Setup of lagoon:
## mac_array_4x4
module mac_array_4x4 (
    input wire clk,
    input wire rst_n,
    input wire en,
    input wire load_acc,
    input wire [15:0] a_in_0,
    input wire [15:0] a_in_1,
    input wire [15:0] a_in_2,
    input wire [15:0] a_in_3,
    input wire [15:0] b_in_0,
    input wire [15:0] b_in_1,
    input wire [15:0] b_in_2,
    input wire [15:0] b_in_3,
    input wire [511:0] partial_sum_init,
    output wire [31:0] result_0_0, result_0_1, result_0_2, result_0_3,
    output wire [31:0] result_1_0, result_1_1, result_1_2, result_1_3,
    output wire [31:0] result_2_0, result_2_1, result_2_2, result_2_3,
    output wire [31:0] result_3_0, result_3_1, result_3_2, result_3_3
);
    wire [15:0] a_wire [0:3][0:4];   
    wire [15:0] b_wire [0:4][0:3];   
    assign a_wire[0][0] = a_in_0;
    assign a_wire[1][0] = a_in_1;
    assign a_wire[2][0] = a_in_2;
    assign a_wire[3][0] = a_in_3;
    assign b_wire[0][0] = b_in_0;
    assign b_wire[0][1] = b_in_1;
    assign b_wire[0][2] = b_in_2;
    assign b_wire[0][3] = b_in_3;
    wire [31:0] acc_out [0:3][0:3];
    genvar row, col;
    generate
        for (row = 0; row < 4; row = row + 1) begin : pe_row
            for (col = 0; col < 4; col = col + 1) begin : pe_col
                pe pe_inst (
                    .clk(clk),
                    .rst_n(rst_n),
                    .en(en),
                    .a_in(a_wire[row][col]),
                    .b_in(b_wire[row][col]),
                    .partial_sum_in(partial_sum_init[(row*4+col)*32 +: 32]),
                    .load_acc(load_acc),
                    .a_out(a_wire[row][col+1]),
                    .b_out(b_wire[row+1][col]),
                    .acc_out(acc_out[row][col])
                );
            end
        end
    endgenerate
    assign result_0_0 = acc_out[0][0];
    assign result_0_1 = acc_out[0][1];
    assign result_0_2 = acc_out[0][2];
  ...
clock: 9.78 ns
lec_check: 0
cap_margin: 15
core_margin: 2
core_utilization: 72
cts_cluster_size: 91
gpl_routability_driven: 1
gpl_timing_driven: 1
hold_slack_margin: 0.17
place_density: 0.66
setup_slack_margin: 2.52
slew_margin: 20
run.sh (not shown) runs the stock make flow with config.mk's settings and CLKGATE_MAP_FILE=.
lagoon finished all stages; however, its layout fails the closing checks, the failures being negative setup slack.
## Diff of input files: quartz against lagoon
- CTS_CLUSTER_SIZE removed (was 91)
- CAP_MARGIN changed from 15 to 20
- TNS_END_PERCENT newly set to 75
- CORE_ASPECT_RATIO newly set to 0.94
- PLACE_DENSITY_LB_ADDON newly set to 0.22
- PLACE_DENSITY removed (was 0.66)
- CTS_CLUSTER_DIAMETER newly set to 203
- SETUP_SLACK_MARGIN changed from 2.52 to -0.49
- the clock period (ns, I/O delays scaled along) changed from 9.78 to 15.2
Notes after the runs:
[flow] quartz | stages: complete | final checks: fail | reason: negative setup slack
Changes observed in quartz relative to lagoon: post-place instance area went down, met3 demand-to-capacity share in global routing has increased.
Looking at core utilization before placement, quartz sits above lagoon.
Lower area of the multi-input gates was reported by quartz, not lagoon.
Re final estimated routing congestion in global placement: quartz is 0.76% up on lagoon.
Setup slack for quartz: 4.15 ns up relative to lagoon
Taking lagoon as the reference, in quartz post-synthesis to final-layout area growth has decreased; area after synthesis has remained practically unchanged; actual transition at the worst max-transition pin has decreased.
Looking at global-route total usage across every layer, quartz sits 0.61 points below lagoon.
quartz against lagoon; die boundary height is down by a few percent.
Relative to quartz, the following input files were edited for xenon:
- SETUP_SLACK_MARGIN: -0.49 -> unset
- GPL_ROUTABILITY_DRIVEN: 1 -> unset
- PLACE_DENSITY_LB_ADDON: 0.22 -> unset
- CORE_ASPECT_RATIO: 0.94 -> unset
- GPL_TIMING_DRIVEN: 1 -> unset
- CORE_UTILIZATION: 72 -> 40
- HOLD_SLACK_MARGIN: 0.17 -> unset
- TNS_END_PERCENT: 75 -> unset
- CTS_CLUSTER_DIAMETER: 203 -> unset
- the clock period (ns, I/O delays scaled along): 15.2 -> 18.0
==> comparison <==
xenon: no failed stages, no open violations at the end. Where wire length of the first global-routing pass is concerned, quartz is better than xenon. Between quartz and xenon, the flow reports via count decreasing by a few percent. Taking quartz as the reference, in xenon filler cell count saw an increase; global routing met2 resource utilization saw a decrease. Going from quartz to xenon, global-route usage over all layers went down 18 points.


Starting RTL as in the previous note.
clock: 14.5 ns
lec_check: 0
cap_margin: 20
core_margin: 2
core_utilization: 58
max_routing_layer: met4
setup_slack_margin: 3.89
slew_margin: 20
The starting point completed and failed the layout checks on negative setup slack.
Change:
HOLD_SLACK_MARGIN = -0.1   (was unset)
MAX_ROUTING_LAYER = unset   (was met4)
SETUP_SLACK_MARGIN = -1.35   (was 3.89)
TNS_END_PERCENT = 5   (was unset)
What happened: The new run completed, yet does not pass: negative setup slack; die size stays the same; synthesized area does not change; global-route usage decreases by 1.2 points; worst hold slack improves by 0.044 ns; critical path depth came out higher by 1; flip-flop count does not change.
Change:
CORE_UTILIZATION = 72   (was 58)
CTS_CLUSTER_DIAMETER = 71   (was unset)
CTS_CLUSTER_SIZE = 11   (was unset)
HOLD_SLACK_MARGIN = unset   (was -0.1)
PLACE_DENSITY = 0.41   (was unset)
SETUP_SLACK_MARGIN = unset   (was -1.35)
clock period = 8.1 ns   (was 14.5 ns; I/O delays follow)
Outcome: The new run finished but fails on negative setup slack. Clock skew went down by 0.016 ns. Clock-buffer cell count went down by 14. Hold slack gains 0.0068 ns. Non-clock buffer count went up by 355. Worst setup slack loses 5.0 ns. Core utilization went up by 17 points. Design area went up by about 2%. Flip-flop count stays the same. Via count went up by 5.3%.
Change:
CAP_MARGIN = 15   (was 20)
CTS_CLUSTER_DIAMETER = unset   (was 71)
CTS_CLUSTER_SIZE = unset   (was 11)
HOLD_SLACK_MARGIN = -0.08   (was unset)
PLACE_DENSITY = unset   (was 0.41)
SETUP_SLACK_MARGIN = 0.84   (was unset)
TNS_END_PERCENT = unset   (was 5)
clock period = 14.1 ns   (was 8.1 ns; I/O delays follow)
Result: The new run produced a layout that fails on negative setup slack. Utilization went down by 0.83 points. Worst setup slack is better by 5.3 ns. Hold slack is worse by 0.061 ns. Cell area went down by 0.99%. Wire length went down by 1.7%.
Change:
CAP_MARGIN = 20   (was 15)
CORE_UTILIZATION = 68   (was 72)
CTS_CLUSTER_SIZE = 47   (was unset)
HOLD_SLACK_MARGIN = unset   (was -0.08)
SETUP_SLACK_MARGIN = unset   (was 0.84)
clock period = 15.0 ns   (was 14.1 ns; I/O delays follow)
=> The changed run completed, yet does not pass: negative setup slack. Register-to-register slack is better by 0.43 ns. Worst setup slack is better by 0.60 ns. Hold slack is better by 0.027 ns.
Change:
CORE_UTILIZATION = 40   (was 68)
CTS_CLUSTER_SIZE = unset   (was 47)
clock period = 17.3 ns   (was 15.0 ns; I/O delays follow)
Result: The new run finished with timing, DRC and antenna clean. Routed wire length came out higher by 4.5%. Non-clock buffer count came out lower by 138. Synthesized area stays the same. Final cell count came out higher by 10%. Design area came out higher by 0.55%. Critical path depth came out higher by 3. Setup slack improved by 0.61 ns. First-iteration DRC count came out lower by 32%. Core utilization came out lower by 32 points.


Starting RTL as in the previous note.
clock: 28.3 ns
lec_check: 0
cap_margin: 20
cell_pad_in_sites_detail_placement: 1
cell_pad_in_sites_global_placement: 2
core_margin: 9
core_utilization: 40
cts_cluster_size: 13
gpl_routability_driven: 0
place_density_lb_addon: 0.24
slew_margin: 0
tns_end_percent: 50
Change:
Settings changed: CELL_PAD_IN_SITES_DETAIL_PLACEMENT 1 to default, CELL_PAD_IN_SITES_GLOBAL_PLACEMENT 2 to default, CORE_MARGIN 9 to 2, CORE_UTILIZATION 40 to 64, CTS_CLUSTER_SIZE 13 to 99, GPL_ROUTABILITY_DRIVEN 0 to default, PLACE_DENSITY_LB_ADDON 0.24 to default, SLEW_MARGIN 0 to 20, TNS_END_PERCENT 50 to default.
Clock period 28.3 ns to 22.4 ns, I/O delays scaled along.
Via count stays flat. Wire length shrinks by about a fifth. Non-clock buffer count fell by 85. Worst setup slack gets worse by 4.5 ns. Utilization goes up by 26 points. Hold slack hardly moves.
Change:
Settings changed: CORE_UTILIZATION 64 to 58, CTS_CLUSTER_SIZE 99 to default, HOLD_SLACK_MARGIN from default to -0.1, SETUP_SLACK_MARGIN from default to -1.35.
Clock period 22.4 ns to 13.6 ns, I/O delays scaled along.
After rerunning: The changed run ran to the end with violations: setup timing; routed wire length rises by a few percent; via count rises slightly; clock skew hardly moves; die size is higher by roughly a tenth; hold slack improved by 0.018 ns; worst setup slack is worse by 5.1 ns; cell count rises by a few percent.


Starting RTL as in the previous note.
## mac_array_4x4
module mac_array_4x4 (
    input wire clk,
    input wire rst_n,
    input wire en,
    input wire load_acc,
    input wire [15:0] a_in_0,
    input wire [15:0] a_in_1,
    input wire [15:0] a_in_2,
    input wire [15:0] a_in_3,
    input wire [15:0] b_in_0,
    input wire [15:0] b_in_1,
    input wire [15:0] b_in_2,
    input wire [15:0] b_in_3,
    input wire [511:0] partial_sum_init,
    output wire [31:0] result_0_0, result_0_1, result_0_2, result_0_3,
    output wire [31:0] result_1_0, result_1_1, result_1_2, result_1_3,
    output wire [31:0] result_2_0, result_2_1, result_2_2, result_2_3,
    output wire [31:0] result_3_0, result_3_1, result_3_2, result_3_3
);
    wire [15:0] a_wire [0:3][0:4];   
    wire [15:0] b_wire [0:4][0:3];   
    assign a_wire[0][0] = a_in_0;
    assign a_wire[1][0] = a_in_1;
    assign a_wire[2][0] = a_in_2;
    assign a_wire[3][0] = a_in_3;
    assign b_wire[0][0] = b_in_0;
  ...
clock: 26.6 ns
lec_check: 0
cap_margin: 20
cell_pad_in_sites_detail_placement: 0
cell_pad_in_sites_global_placement: 2
core_margin: 7
core_utilization: 65
cts_cluster_diameter: 226
cts_cluster_size: 13
gpl_routability_driven: 1
hold_slack_margin: -0.05
max_routing_layer: met4
place_density_lb_addon: 0.24
setup_slack_margin: 0.2
slew_margin: 40
tns_end_percent: 50
The baseline ended with an error in 3_1_place_gp_skip_io, error FLW-0024.
Next try:
- CELL_PAD_IN_SITES_DETAIL_PLACEMENT: 0 -> not set
- CELL_PAD_IN_SITES_GLOBAL_PLACEMENT: 2 -> not set
- CORE_MARGIN: 7 -> 2
- CORE_UTILIZATION: 65 -> 68
- CTS_CLUSTER_DIAMETER: 226 -> not set
- CTS_CLUSTER_SIZE: 13 -> 97
- GPL_ROUTABILITY_DRIVEN: 1 -> not set
- HOLD_SLACK_MARGIN: -0.05 -> not set
- MAX_ROUTING_LAYER: met4 -> not set
- PLACE_DENSITY_LB_ADDON: 0.24 -> not set
- SETUP_SLACK_MARGIN: 0.2 -> not set
- SLEW_MARGIN: 40 -> 20
- TNS_END_PERCENT: 50 -> not set
- clock period: 26.6 -> 12.1 ns (I/O delays scaled with it)
With this change the flow completed, yet does not pass: negative setup slack.
Synthesized area does not change.
Synthesized cell count does not change.
Die area is lower by 7.9%.
Next try:
- CORE_UTILIZATION: 68 -> 11
- CTS_CLUSTER_SIZE: 97 -> not set
- clock period: 12.1 -> 22.4 ns (I/O delays scaled with it)
What happened: Now the flow completed with no timing, DRC or antenna violations. Via count fell by 3.8%. Setup slack improved by 6.1 ns. Register-to-register slack improved by 7.4 ns. Sequential share of layout area fell by 0.80 points. Hold slack got worse by 0.066 ns. Design area rose by 7.6%. Synthesized area does not change. Count of clock-buffer cells in the layout rose by 51. Flip-flop count does not change.
Next try:
- CORE_UTILIZATION: 11 -> 72
- clock period: 22.4 -> 14.1 ns (I/O delays scaled with it)
After rerunning: Now the flow produced a layout that fails on negative setup slack; final area decreases by 8.4%; flip-flop count does not change; routed wire length is lower by about 30%; final cell count came out lower by 44%; utilization rose by 69 points; synthesized cell count does not change; hold slack improves by 0.0093 ns.


== v26 ==
mac_array_4x4 again, from the RTL that the note above started with.
clock: 9.7 ns
lec_check: 0
abc_area: 1
cap_margin: 15
core_margin: 2
core_utilization: 72
cts_cluster_diameter: 287
cts_cluster_size: 15
hold_slack_margin: 0.29
place_density_lb_addon: 0.01
setup_slack_margin: 2.85
slew_margin: 20
Every stage of v26 finished as expected; the final checks, on the other hand, flagged negative setup slack, which means the layout fails.
## Diff of input files: v46 against v26
- HOLD_SLACK_MARGIN removed (was 0.29)
- ABC_AREA removed (was 1)
- CTS_CLUSTER_DIAMETER removed (was 287)
- CTS_CLUSTER_SIZE changed from 15 to 58
- the clock period (ns, I/O delays scaled along) changed from 9.7 to 9.81
## What came out
None of the runs v26 and v46 ends with a clean layout. What the final checks of v46 revealed, after a flow that finished every stage, was a layout that fails on negative setup slack. Status v26: flow complete, layout not clean - negative setup slack. Number of post-CTS setup repair buffers shrinks by more than a quarter when moving from v26 to v46. Via density per instance was higher in v46 than in v26. On transition time of the tightest slew-check pin, the lower figure sits with v26, not v46. Of v46 and v26, it is v46 that has the lower core footprint. The number of resized instances in the post-cts repair step in v46 is 1.2 times that in v26. v26 → v46: fraction of area in clock buffers and inverters increased by 1.1 points relative to the old numbers, routed wire length decreased by 7.2% relative to the old numbers, vertical die size decreased by 1.2% relative to the old numbers, clock tree skew after final layout decreased by 16 ps relative to the old numbers.
Edits applied to the flow inputs when going from v46 to v42:
- HOLD_SLACK_MARGIN newly set to 0.29
- the clock period (ns, I/O delays scaled along) changed from 9.81 to 9.7
Notes after the runs:
- The final report for v42 shows a completed flow and a layout that fails verification, specifically negative setup slack.
- v42 -> v46: die area delta 0, exact match
- In the reports for v46 and v42, the larger final worst hold slack belongs to v46.
- | number of buffers inserted by post-CTS setup repair | lower: v42 |
- Re part of the cycle the worst path needs: v46 and v42 aren't equal, and the higher value belongs to v42.
- Number of buffers outside the clock class in the layout delta for v42 relative to v46: 13 lower
- Clock tree buffer count of the final layout (v42 vs. v46) increases slightly
- Compared to v46, the routing of v42 uses less wire.
- Status: count of placed standard cells including taps parity (v42, v46)
The inputs of v34 differ from those of v42 as listed below.
- changing CTS_CLUSTER_SIZE from 58 to 47
- removing PLACE_DENSITY_LB_ADDON (formerly 0.01)
- changing SETUP_SLACK_MARGIN from 2.85 to 2.5
- changing HOLD_SLACK_MARGIN from 0.29 to -0.08
- changing the clock period (ns, I/O delays scaled along) from 9.7 to 9.63
Notes after the runs:
No crash in v34: every stage finished, but the layout fails its final checks due to negative setup slack.
The hold slack on v42 is in line with that on v34.
Critical path depth, v42 and v34: lower on v42
Any difference in final-layout clock-cell area share between v34 and v42 is small enough to ignore.
In v34, the wire length of the first global-routing pass came out about 0.55% above the value in v42.
Input changes introduced in v51 (baseline for comparison: v34):
- HOLD_SLACK_MARGIN removed (was -0.08)
- CORE_UTILIZATION changed from 72 to 61
- CTS_CLUSTER_SIZE removed (was 47)
- SETUP_SLACK_MARGIN removed (was 2.5)
- CAP_MARGIN changed from 15 to 20
- the clock period (ns, I/O delays scaled along) changed from 9.63 to 17.3
Results
The flow did not stop early for v51: all stages ran, and the layout cleared the timing, DRC and antenna checks.
The combinational share of cell area reported for v51 is greater than that of v34 by 0.94 points.
NOTE: worst hold slack in v51 falls short of that of v34
Flop count: v51 vs v34 identical
As far as adder and majority cell fraction of the synthesized area goes, v51 and v34 are indistinguishable; the numbers are identical.
Max capacitance violation total came out exactly the same in v34 and v51.
For v49, these inputs were changed with respect to v51:
- a change of CORE_UTILIZATION from 61 to 48
- an added SETUP_SLACK_MARGIN of -1.35
- a change of the clock period (ns, I/O delays scaled along) from 17.3 to 14.5
==> results <==
- v49 finished all stages; layout check result: FAIL, due to negative setup slack.
- The net count reported at finish reported for v49 is greater than that of v51 by 1.5%.
- Looking at final hold slack, v49 sits 61 ps higher than v51 does.
- v49 vs v51 on least setup slack across all paths after layout: v49 is the lower one.
- v51 → v49: final instance count without filler cells went up; summed area of non-filler cells in the final layout now larger.
- v51 -> v49: number of buffers added by the clock tree synthesis step increased by a little under 10%
- Max register-to-register slack across v49 and v51: v51
